==> flow/design.v <==
`timescale 1ns / 1ps
module pid_controller(
    input  logic        clk,
    input  logic        rst_n,
    input  logic [15:0] setpoint,
    input  logic [15:0] feedback,
    input  logic [15:0] Kp,
    input  logic [15:0] Ki,
    input  logic [15:0] Kd,
    input  logic [15:0] clk_prescaler,
    output logic [15:0] control_signal
);
    logic signed [16:0]  error_s;         
    logic signed [16:0]  prev_error_s;
    logic signed [31:0]  integral_s;      
    logic signed [31:0]  derivative_s;
    logic [15:0] clk_divider;
    logic        sampling_flag;
    logic signed [31:0] kp_mul, ki_mul;
    logic signed [31:0] kd_mul;
    logic signed [31:0] control_calc;
    always_ff @(posedge clk or negedge rst_n) begin
        if (!rst_n) begin
            clk_divider    <= 16'h0000;
            sampling_flag  <= 1'b0;
        end else if (clk_divider == clk_prescaler) begin
            clk_divider    <= 16'h0000;
            sampling_flag  <= 1'b1;
        end else begin
            clk_divider    <= clk_divider + 16'd1;
            sampling_flag  <= 1'b0;
        end
    end
    always_comb begin
        error_s = $signed({1'b0, setpoint}) - $signed({1'b0, feedback});
        kp_mul = $signed({1'b0, Kp}) * error_s;
        ki_mul = $signed({1'b0, Ki}) * error_s;
        kd_mul = $signed({1'b0, Kd}) * (error_s - prev_error_s);
        control_calc = kp_mul + integral_s + kd_mul;
    end
    always_ff @(posedge clk or negedge rst_n) begin
        if (!rst_n) begin
            prev_error_s   <= '0;
            integral_s     <= '0;
            derivative_s   <= '0;
            control_signal <= 16'h0000;
        end else if (sampling_flag) begin
            integral_s   <= integral_s + ki_mul;
            derivative_s <= kd_mul;
            control_signal <= control_calc[15:0];
            prev_error_s <= error_s;
        end
    end
endmodule
`timescale 1ns/1ps
module top (
  input  logic        clk,
  input  logic        rst_n,
  input  logic [15:0] setpoint,
  input  logic [15:0] feedback,
  input  logic [15:0] Kp,
  input  logic [15:0] Ki,
  input  logic [15:0] Kd,
  input  logic [15:0] clk_prescaler,
  output logic [15:0] control_signal
);
  pid_controller u_dut (
    .clk(clk),
    .rst_n(rst_n),
    .setpoint(setpoint),
    .feedback(feedback),
    .Kp(Kp),
    .Ki(Ki),
    .Kd(Kd),
    .clk_prescaler(clk_prescaler),
    .control_signal(control_signal)
  );
endmodule
Settings: LEC_CHECK=0, ABC_AREA=0, CAP_MARGIN=35, CELL_PAD_IN_SITES_DETAIL_PLACEMENT=0, CELL_PAD_IN_SITES_GLOBAL_PLACEMENT=2, CORE_MARGIN=8, CORE_UTILIZATION=53, CTS_CLUSTER_DIAMETER=230, CTS_CLUSTER_SIZE=52, GPL_ROUTABILITY_DRIVEN=1, GPL_TIMING_DRIVEN=0, HOLD_SLACK_MARGIN=0.11, MIN_ROUTING_LAYER=met1, PLACE_DENSITY=0.71, SETUP_SLACK_MARGIN=3.22, SLEW_MARGIN=30; clock period 16.2 ns.
run.sh (not shown) runs the stock make flow with config.mk's settings and CLKGATE_MAP_FILE=.
==> next run, changes <==
ABC_AREA = default   (was 0)
CAP_MARGIN = 20   (was 35)
CELL_PAD_IN_SITES_DETAIL_PLACEMENT = default   (was 0)
CELL_PAD_IN_SITES_GLOBAL_PLACEMENT = default   (was 2)
CORE_MARGIN = 2   (was 8)
CORE_UTILIZATION = 65   (was 53)
CTS_CLUSTER_DIAMETER = default   (was 230)
CTS_CLUSTER_SIZE = default   (was 52)
GPL_ROUTABILITY_DRIVEN = default   (was 1)
GPL_TIMING_DRIVEN = default   (was 0)
HOLD_SLACK_MARGIN = default   (was 0.11)
MIN_ROUTING_LAYER = default   (was met1)
PLACE_DENSITY = default   (was 0.71)
SETUP_SLACK_MARGIN = default   (was 3.22)
SLEW_MARGIN = 20   (was 30)
TNS_END_PERCENT = 5   (was default)
clock period = 9.91 ns   (was 16.2 ns; I/O delays follow)
Now the flow finished with setup timing left.
Synthesized cell count is unchanged.
Worst setup slack degrades by 4.5 ns.
Hold slack is about the same.
Wire length is lower by 13%.
Cell area rose by 2.1%.
Die area is lower by 28%.
Synthesized area does not change.
First-iteration DRC count fell by 9.9%.
==> next run, changes <==
CORE_UTILIZATION = 72   (was 65)
CTS_CLUSTER_DIAMETER = 90   (was default)
PLACE_DENSITY_LB_ADDON = 0.27   (was default)
What happened: The changed run reached the layout checks and failed them: setup timing. Wire length grows by 23%. Global-route usage grows by 8.5 points. Worst hold slack barely changes. Sequential cell count stays the same. First-iteration DRC count grows by 98%. Register-to-register slack stays flat. Clock-buffer cell count does not change.
==> next run, changes <==
CORE_UTILIZATION = 13   (was 72)
CTS_CLUSTER_DIAMETER = default   (was 90)
PLACE_DENSITY_LB_ADDON = default   (was 0.27)
TNS_END_PERCENT = default   (was 5)
clock period = 13.6 ns   (was 9.91 ns; I/O delays follow)
=> With this change the flow passed the timing, DRC and antenna checks. Setup slack is better by 1.8 ns. Worst hold slack hardly moves. Critical path depth went down by 1. Design area rises by 2.9%. Die area rises to 5.4 times its value. Via count drops by 14%. Clock-buffer cell count came out lower by 1.


RTL: the design.v shown in full above, as it stands there.
make LEC_CHECK=0 ABC_AREA=1 CAP_MARGIN=20 CORE_MARGIN=2 CORE_UTILIZATION=70 CTS_CLUSTER_DIAMETER=354 CTS_CLUSTER_SIZE=15 MAX_ROUTING_LAYER=met4 SLEW_MARGIN=20 finish   # period 5.38 ns
The first run failed in global routing (5_1_grt) (GRT-0116).
Then changed:
Settings changed: ABC_AREA 1 to not set, CORE_UTILIZATION 70 to 40, CTS_CLUSTER_DIAMETER 354 to not set, CTS_CLUSTER_SIZE 15 to not set, MAX_ROUTING_LAYER met4 to not set.
Clock period 5.38 ns to 8.22 ns, I/O delays scaled along.
=> This time the run produced a layout that fails on negative setup slack. Synthesized cell count goes down by a quarter to a third. Area after synthesis drops by a few percent. Die area increases by well over a third.


RTL: the design.v shown in full above, as it stands there.
export LEC_CHECK = 0
export ABC_AREA = 1
export CAP_MARGIN = 20
export CELL_PAD_IN_SITES_GLOBAL_PLACEMENT = 1
export CORE_ASPECT_RATIO = 0.5
export CORE_MARGIN = 2
export CORE_UTILIZATION = 40
export CTS_CLUSTER_DIAMETER = 329
export CTS_CLUSTER_SIZE = 100
export PLACE_DENSITY = 0.78
export SETUP_SLACK_MARGIN = -1.24
export SLEW_MARGIN = 0
export TNS_END_PERCENT = 10
create_clock -name core_clock -period 12.5 [get_ports {clk}]
Change:
CELL_PAD_IN_SITES_GLOBAL_PLACEMENT = 2   (was 1)
CORE_ASPECT_RATIO = not set   (was 0.5)
CTS_CLUSTER_DIAMETER = 340   (was 329)
PLACE_DENSITY = 0.86   (was 0.78)
SETUP_SLACK_MARGIN = -0.51   (was -1.24)
SLEW_MARGIN = 20   (was 0)
TNS_END_PERCENT = 15   (was 10)
=> Synthesized area does not change. Synthesized cell count does not change. Hold slack is about the same. Global-route usage came out higher by 0.95 points. Worst setup slack is better by 110 ps. Count of clock-buffer cells in the layout came out higher by 1. First-iteration DRC count came out lower by 24%. Via count came out lower by 0.59%. Routed wire length came out higher by 3.5%.
Change:
CELL_PAD_IN_SITES_GLOBAL_PLACEMENT = not set   (was 2)
CORE_ASPECT_RATIO = 1.57   (was not set)
CORE_MARGIN = 6   (was 2)
CTS_CLUSTER_DIAMETER = not set   (was 340)
CTS_CLUSTER_SIZE = not set   (was 100)
GPL_ROUTABILITY_DRIVEN = 0   (was not set)
PLACE_DENSITY = not set   (was 0.86)
PLACE_DENSITY_LB_ADDON = 0.15   (was not set)
SETUP_SLACK_MARGIN = not set   (was -0.51)
TNS_END_PERCENT = 80   (was 15)
Result: Final cell count hardly moves; via count went up by about 2%; register-to-register slack is better by 130 ps; flip-flop count does not change; fmax went up by 0.66%; utilization went up by 0.42 points.
